==> run Z <==
## fp_multiplier
module fp_multiplier(input [31:0] a,input [31:0] b,output [31:0]out,input clk,
	input rst,input in_valid,output out_valid);
export LEC_CHECK = 0
export ABC_AREA = 1
export CAP_MARGIN = 20
export CORE_MARGIN = 6
export CORE_UTILIZATION = 15
export CTS_CLUSTER_SIZE = 88
export HOLD_SLACK_MARGIN = 0.05
export MIN_ROUTING_LAYER = met1
export PLACE_DENSITY_LB_ADDON = 0.08
export SLEW_MARGIN = 40
export TNS_END_PERCENT = 95
create_clock -name core_clock -period 2.02 [get_ports {clk}]
run.sh (not shown) runs the stock make flow with config.mk's settings and CLKGATE_MAP_FILE=.
==> run R (differences from run Z) <==
==> flow/config.mk (replaced) <==
export PLATFORM = sky130hd
export DESIGN_NAME = fp_multiplier
export DESIGN_NICKNAME = fp_multiplier
export VERILOG_FILES = /design/flow/design.v
export SDC_FILE = /design/flow/constraint.sdc
export NUM_CORES = 4
export LEC_CHECK = 0
export ABC_AREA = 1
export CAP_MARGIN = 20
export CORE_MARGIN = 2
export CORE_UTILIZATION = 72
export CTS_CLUSTER_SIZE = 53
export PLACE_DENSITY = 0.95
export SETUP_SLACK_MARGIN = 0.4
export SLEW_MARGIN = 20
==> flow/constraint.sdc (replaced) <==
create_clock -name core_clock -period 1.35 [get_ports {clk}]
set_input_delay 0.2700 -clock core_clock [delete_from_list [all_inputs] [get_ports {clk}]]
set_output_delay 0.2700 -clock core_clock [all_outputs]
set_load 0.01 [all_outputs]
==> comparison table <==
| item | run Z | run R |
|---|---|---|
| Result of the run | timing/DRC/antenna clean | stopped before the end |
| Stage where the flow stopped | - | global routing (5_1_grt) |
| Dominant cell type by area after synthesis | dfxtp_1 | dfxtp_1 |
| Die height | 716.8 µm | 325.7 µm |
| Flops out of synthesis | 2560 | 2560 |
| Die outline area | 513800 µm² | 106100 µm² |
| Half-perimeter wire length of the detailed placement result | 113700 µm | 103400 µm |
| Depth of the CTS H-tree | 5 | 4 |
| Die outline width | 716.8 µm | 325.7 µm |
| Gate Count Post-Synth | 5772 | 5772 |
| Number of enable flip-flop cells | 0 | 0 |
| Placement Cell Area | 84400 µm² | 78780 µm² |
| Routability Congestion | 0.6687 | 0.8213 |
| Cts hold-fix bufs | 19 | 26 |
| Cell total after placement | 12450 | 7205 |
| CTS buffer count | 306 | 215 |
| Top-count cell post-synth | dfxtp_1 | dfxtp_1 |
| Placeable core region | 494200 µm² | 103100 µm² |
| Post-CTS resize count | 42 | 544 |
| CTS max path bufs | 4 | 3 |
| Number of rows in the core area | 258 | 118 |
| Setup WS pre-CTS | -0.02577 ns | -0.5429 ns |
| Fp util | 15.08% | 72.30% |
| Post-synthesis async set-or-reset flop share | 0% | 0% |
| Buffer count from post-CTS setup fixing | 0 | 18 |
| Count of buffers inserted at the top-level ports | 99 | 99 |

---

==> 05-17: inputs <==
fp_multiplier again, from the RTL that the note above started with.
Design fp_multiplier, start of the top module:
module fp_multiplier(input [31:0] a,input [31:0] b,output [31:0]out,input clk,
	input rst,input in_valid,output out_valid);
	wire S3,overflow;
	wire [47:0] productd,wallace_out,product;
	wire [7:0] exponent1,exponent2;
	wire [15:0] trim;
	wire [22:0] prod;
	wire [31:0] out1,out2,out3,out1d,out2d,out3d,outd;
	wire [31:0] a15,b15,a16,b16,a17,b17,a18,b18;
	sideband side(clk,a,b,a15,b15,a16,b16,a17,b17,a18,b18);
	reg [18:0] valid;
	always @(posedge clk)
	begin
		if(rst)
			valid <= 19'b0;
		else
			valid <= {valid[17:0],in_valid};
	end
	assign out_valid = valid[18];
	xor (S3,a15[31],b15[31]);
	wallace w1({8'b0,1'b1,a[22:0]},{8'b0,1'b1,b[22:0]},clk,{trim,productd});
	DFF DFF1[47:0] (productd[47:0],clk,1'b0,product[47:0]);
	assign overflow=product[47];
	assign wallace_out=product;
	adder_8bit adder1(a15[30:23],b15[30:23],overflow,exponent1);
	adder_8bit subtract_127(exponent1,8'b10000000,1'b1,exponent2);
	shifter_1bit shift [22:0] (prod[22:0],overflow, wallace_out[45:23], wallace_out[46:24]);
	assign out1d={S3,exponent2,prod};
	DFF DFF3 [31:0] (out1d,clk,1'b0,out1);
	check_zero check1(out2d,a16,b16,out1);  
	DFF DFF4 [31:0] (out2d,clk,1'b0,out2);
	check_inf check2(out3d,a17,b17,out2);  
	DFF DFF5 [31:0] (out3d,clk,1'b0,out3);
	check_nan check3(outd,a18,b18,out3);  
	DFF DFF6 [31:0] (outd,clk,1'b0,out);
endmodule
clock: 2.02 ns
lec_check: 0
abc_area: 0
cap_margin: 10
cell_pad_in_sites_detail_placement: 0
core_margin: 2
core_utilization: 72
cts_cluster_diameter: 49
cts_cluster_size: 32
gpl_routability_driven: 1
min_routing_layer: met1
place_density: 0.42
setup_slack_margin: 0.58
slew_margin: 15
==> 05-19: changes against 05-17 <==
Settings changed: ABC_AREA 0 to default, CAP_MARGIN 10 to 20, CELL_PAD_IN_SITES_DETAIL_PLACEMENT 0 to default, CORE_UTILIZATION 72 to 40, CTS_CLUSTER_DIAMETER 49 to default, CTS_CLUSTER_SIZE 32 to default, GPL_ROUTABILITY_DRIVEN 1 to default, MIN_ROUTING_LAYER met1 to default, PLACE_DENSITY 0.42 to default, SETUP_SLACK_MARGIN 0.58 to default, SLEW_MARGIN 15 to 20.
==> flow/constraint.sdc (replaced) <==
create_clock -name core_clock -period 2.5 [get_ports {clk}]
set_input_delay 0.5000 -clock core_clock [delete_from_list [all_inputs] [get_ports {clk}]]
set_output_delay 0.5000 -clock core_clock [all_outputs]
set_load 0.01 [all_outputs]
==> 03-23: changes against 05-17 <==
Settings changed: ABC_AREA 0 to 1, CAP_MARGIN 10 to 20, CELL_PAD_IN_SITES_DETAIL_PLACEMENT 0 to default, CORE_ASPECT_RATIO from default to 1.81, CTS_CLUSTER_DIAMETER 49 to default, CTS_CLUSTER_SIZE 32 to 53, GPL_ROUTABILITY_DRIVEN 1 to default, MIN_ROUTING_LAYER met1 to default, PLACE_DENSITY 0.42 to 0.36, SETUP_SLACK_MARGIN 0.58 to default, SLEW_MARGIN 15 to 20.
==> flow/constraint.sdc (replaced) <==
create_clock -name core_clock -period 1.35 [get_ports {clk}]
set_input_delay 0.2700 -clock core_clock [delete_from_list [all_inputs] [get_ports {clk}]]
set_output_delay 0.2700 -clock core_clock [all_outputs]
set_load 0.01 [all_outputs]
==> 11-27: changes against 05-17 <==
Settings changed: CTS_CLUSTER_DIAMETER 49 to 330, CTS_CLUSTER_SIZE 32 to default, PLACE_DENSITY 0.42 to 0.61, SETUP_SLACK_MARGIN 0.58 to -0.14.
==> flow/constraint.sdc (replaced) <==
create_clock -name core_clock -period 1.4 [get_ports {clk}]
set_input_delay 0.2800 -clock core_clock [delete_from_list [all_inputs] [get_ports {clk}]]
set_output_delay 0.2800 -clock core_clock [all_outputs]
set_load 0.01 [all_outputs]
==> notes <==
- Of 05-19 and 03-23, 05-19 has the higher clock skew (gap 0.00050 ns).
- Utilization, lowest first: 05-19, 05-17, 03-23, 11-27.
- Setup slack, highest first: 05-19, 05-17, 03-23, 11-27.
- Between 03-23 and 11-27, the lower synthesized cell count is in 11-27 (gap 25%, measured against 11-27).
- Against 11-27, the first-iteration DRC count of 03-23 is higher by about 17%.
- 03-23 completed and failed the layout checks on setup timing. 05-19 ran to the end with no violations. 11-27 produced a layout that fails on setup timing. 05-17 finished but failed the layout checks on setup timing.
- Count of clock-buffer cells in the layout: 05-17 < 03-23 < 11-27 < 05-19.
